P:
## enduro_video
module enduro_video(iRST_n,
                    iVGA_CLK,
                    show_cars,
                    car_user_x,
                    car2_x,
                    car2_y,
                    car3_x,
                    car3_y,
                    oBLANK_n,
                    oHS,
                    oVS,
                    b_data,
                    g_data,
                    r_data);
input iRST_n;
input iVGA_CLK;
input show_cars;
input [9:0] car_user_x;
input [9:0] car2_x;
input [9:0] car2_y;
input [9:0] car3_x;
input [9:0] car3_y;
output reg oBLANK_n;
output reg oHS;
output reg oVS;
output [7:0] b_data;
output [7:0] g_data;
output [7:0] r_data;
wire rst;
reg [18:0] ADDR;
wire [9:0] SCREEN_HEIGHT;
wire [10:0] SCREEN_WIDTH;
wire [5:0] CAR_WIDTH, CAR_HEIGHT;
wire [8:0] CAR_USER_Y;
wire [23:0] BGR_data_out;
assign SCREEN_HEIGHT = 10'd480;
assign SCREEN_WIDTH = 11'd640;
assign CAR_WIDTH = 6'd23;
assign CAR_HEIGHT = 6'd36;
assign CAR_USER_Y = SCREEN_HEIGHT - CAR_HEIGHT;
wire [23:0] bgr_data_raw;
wire cBLANK_n,cHS,cVS;
assign rst = ~iRST_n;
video_sync_generator LTM_ins (.vga_clk(iVGA_CLK),
                              .reset(rst),
                              .blank_n(cBLANK_n),
                              .HS(cHS),
                              .VS(cVS));
always@(posedge iVGA_CLK, negedge iRST_n)
begin
  if (!iRST_n)
     ADDR<=19'd0;
  else if (cHS==1'b0 && cVS==1'b0)
     ADDR<=19'd0;
  else if (cBLANK_n==1'b1)
     ADDR<=ADDR+1;
end
    draw_dynamic_cars draw_cars(
			.clk(iVGA_CLK),
        .addr(ADDR),
        .bgr_data_in(bgr_data_raw),
        .bgr_data_out(BGR_data_out),
			.SHOW_CARS(show_cars),
  ...
For scale: ~3400 cells after synthesis.
Settings: LEC_CHECK=0, CAP_MARGIN=15, CORE_MARGIN=2, CORE_UTILIZATION=72, CTS_CLUSTER_DIAMETER=29, PLACE_DENSITY=0.37, SETUP_SLACK_MARGIN=0.77, SLEW_MARGIN=20; clock period 6.15 ns.
run.sh (not shown) runs the stock make flow with config.mk's settings and CLKGATE_MAP_FILE=.
| P | all stages done | FAIL | negative setup slack |
diff inputs: P => Q
# P
export LEC_CHECK = 0
export CAP_MARGIN = 15
export CORE_MARGIN = 2
export CORE_UTILIZATION = 72
export CTS_CLUSTER_DIAMETER = 29
export PLACE_DENSITY = 0.37
export SETUP_SLACK_MARGIN = 0.77
export SLEW_MARGIN = 20
create_clock -name core_clock -period 6.15 [get_ports {iVGA_CLK}]
# Q
export LEC_CHECK = 0
export CAP_MARGIN = 20
export CORE_MARGIN = 2
export CORE_UTILIZATION = 71
export CTS_CLUSTER_SIZE = 40
export SLEW_MARGIN = 20
create_clock -name core_clock -period 11.7 [get_ports {iVGA_CLK}]
[summary]
- Q did not stop at any stage, and its layout met the timing, DRC and antenna checks.
- [Q] full die area rose about 1.4% relative to P
- Setup WNS P -> Q: better
- Taking P as the reference, in Q area growth from synthesis to layout shrank by 14 points; clock period minus worst slack saw an increase.
Relative to Q, the following input files were edited for R:
# Q
export LEC_CHECK = 0
export CAP_MARGIN = 20
export CORE_MARGIN = 2
export CORE_UTILIZATION = 71
export CTS_CLUSTER_SIZE = 40
export SLEW_MARGIN = 20
create_clock -name core_clock -period 11.7 [get_ports {iVGA_CLK}]
# R
export LEC_CHECK = 0
export CAP_MARGIN = 20
export CORE_MARGIN = 2
export CORE_UTILIZATION = 28
export CTS_CLUSTER_DIAMETER = 398
export CTS_CLUSTER_SIZE = 98
export SLEW_MARGIN = 20
create_clock -name core_clock -period 15.0 [get_ports {iVGA_CLK}]
[summary]
In R, the number of vias per cell after detailed routing came out 1.5 below the value in Q. Share of cell area taken by muxes after synthesis: R vs Q, no meaningful difference. Q → R: final cell count saw an increase, setup slack saw an increase, finished layout cell area saw an increase. Compared with Q, R shows worst clock skew higher by 0.0050 ns. Against Q, R comes in 14 points lower on ratio of final minimum period to clock period.
[inputs] S vs R
# R
export LEC_CHECK = 0
export CAP_MARGIN = 20
export CORE_MARGIN = 2
export CORE_UTILIZATION = 28
export CTS_CLUSTER_DIAMETER = 398
export CTS_CLUSTER_SIZE = 98
export SLEW_MARGIN = 20
create_clock -name core_clock -period 15.0 [get_ports {iVGA_CLK}]
# S
export LEC_CHECK = 0
export CAP_MARGIN = 20
export CORE_MARGIN = 2
export CORE_UTILIZATION = 40
export CTS_CLUSTER_DIAMETER = 399
export CTS_CLUSTER_SIZE = 100
export SLEW_MARGIN = 20
export TNS_END_PERCENT = 15
create_clock -name core_clock -period 15.0 [get_ports {iVGA_CLK}]
Notes after the runs:
S vs R — power consumption dropped 0.000017 W.
[S] final clock period utilization by the worst path fell 1.3 points relative to R
S — aggregate global-route resource usage 7.4 points higher, R as reference
Going from R to S, final non-filler cell area shrinks by 420 µm².
Taking R as the reference, in S core utilization +12 points, core footprint -30%.
The static power due to leakage of R and that of S are within noise of each other.
Summary of S over R: final worst-path setup slack grew by 0.19 ns, detailed-route wire length on metal 1 went up by 150 µm.

---

## exp/willow
enduro_video again, from the RTL that the note above started with.
## enduro_video
module enduro_video(iRST_n,
                    iVGA_CLK,
                    show_cars,
                    car_user_x,
                    car2_x,
                    car2_y,
                    car3_x,
                    car3_y,
                    oBLANK_n,
                    oHS,
                    oVS,
                    b_data,
                    g_data,
                    r_data);
Settings: LEC_CHECK=0, CAP_MARGIN=20, CORE_MARGIN=7, CORE_UTILIZATION=40, CTS_CLUSTER_DIAMETER=289, CTS_CLUSTER_SIZE=25, GPL_TIMING_DRIVEN=0, HOLD_SLACK_MARGIN=0.14, MAX_ROUTING_LAYER=met5, MIN_ROUTING_LAYER=met2, SLEW_MARGIN=0; clock period 15.0 ns.
What exp/quartz does differently from exp/willow at the input level:
- a deleted MIN_ROUTING_LAYER that had been met2
- a change of HOLD_SLACK_MARGIN from 0.14 to 0.23
- a deleted MAX_ROUTING_LAYER that had been met5
- a deleted GPL_TIMING_DRIVEN that had been 0
- a change of CORE_UTILIZATION from 40 to 38
- a change of SLEW_MARGIN from 0 to 20
- a change of CORE_MARGIN from 7 to 2
- a change of CTS_CLUSTER_DIAMETER from 289 to 380
- a change of CTS_CLUSTER_SIZE from 25 to 100
- [compare] base=exp/willow new=exp/quartz: sequential share of layout area neither gained nor lost much; worst max-slew margin expressed relative to the limit picked up an extra 21 points; die size lower; worst setup slack shows an increase of 2.03 ns.
- In the metrics for exp/quartz and exp/willow, the one carrying the lower total length of routed met2 wires is exp/quartz.
- Count of input and output buffers: exp/quartz > exp/willow
- Going from exp/willow to exp/quartz, critical path depth lost about 13%, cell area fell by 2.1%, hold slack flat.
--- input diff exp/quartz..exp/delta ---
- ABC_AREA newly set to 0
- CTS_CLUSTER_DIAMETER changed from 380 to 285
- PLACE_DENSITY newly set to 0.83
- CORE_ASPECT_RATIO newly set to 0.5
- CORE_UTILIZATION changed from 38 to 58
Results
The flow did not stop early for exp/delta: all stages ran, and the layout cleared the timing, DRC and antenna checks.
The more densely filled core belongs to exp/delta, not exp/quartz.
The wire length in exp/delta was lower than what exp/quartz gave.
Taking exp/quartz as the reference, in exp/delta via count rose 5.8%, post-synthesis to final-layout area growth fell 1.5 points, post-detailed-route wirelength per cell rose 0.72 um, first-iteration DRC count rose 649.
The following lists how exp/sierra was set up differently from exp/delta:
- removing CTS_CLUSTER_SIZE (formerly 100)
- removing PLACE_DENSITY (formerly 0.83)
- removing CORE_ASPECT_RATIO (formerly 0.5)
- changing SLEW_MARGIN from 20 to 0
- changing CORE_UTILIZATION from 58 to 40
- changing HOLD_SLACK_MARGIN from 0.23 to 0.14
- changing CTS_CLUSTER_DIAMETER from 285 to 289
- removing ABC_AREA (formerly 0)
### Flow results
exp/sierra: no failed stages, no open violations at the end. exp/delta and exp/sierra ended up with roughly the same fraction of cell area in non-clock buffers. Against exp/delta, exp/sierra reports a worst-case register-to-register setup slack that is higher. Of exp/sierra and exp/delta, it is exp/sierra that has the higher switching power. The clock-pin transition on the worst setup and hold timing paths was comparable across exp/delta and exp/sierra.
Edits applied to the flow inputs when going from exp/sierra to exp/lagoon:
- HOLD_SLACK_MARGIN now 0.23, was 0.14
- CTS_CLUSTER_SIZE now 100, previously not set
- PLACE_DENSITY now 0.38, previously not set
- CTS_CLUSTER_DIAMETER now 285, was 289
- ABC_AREA now 0, previously not set
- SLEW_MARGIN now 20, was 0
- CORE_UTILIZATION now 65, was 40
Results
Measured against each other, exp/sierra and exp/lagoon differ in non-clock buffer total of the final layout, the higher figure coming from exp/sierra.
car3_y[3] as the source of the critical timing path was reported by exp/sierra, and car2_x[5] by exp/lagoon.
On first-pass GRT wire length, exp/sierra and exp/lagoon are neck and neck.
| wire length | exp/lagoon vs exp/sierra | better |
In exp/lagoon, the fraction of power consumed by combinational cells came out 1.0 points above the value in exp/sierra.
Power figures rest on the tool's default switching activity, not on a simulated workload.
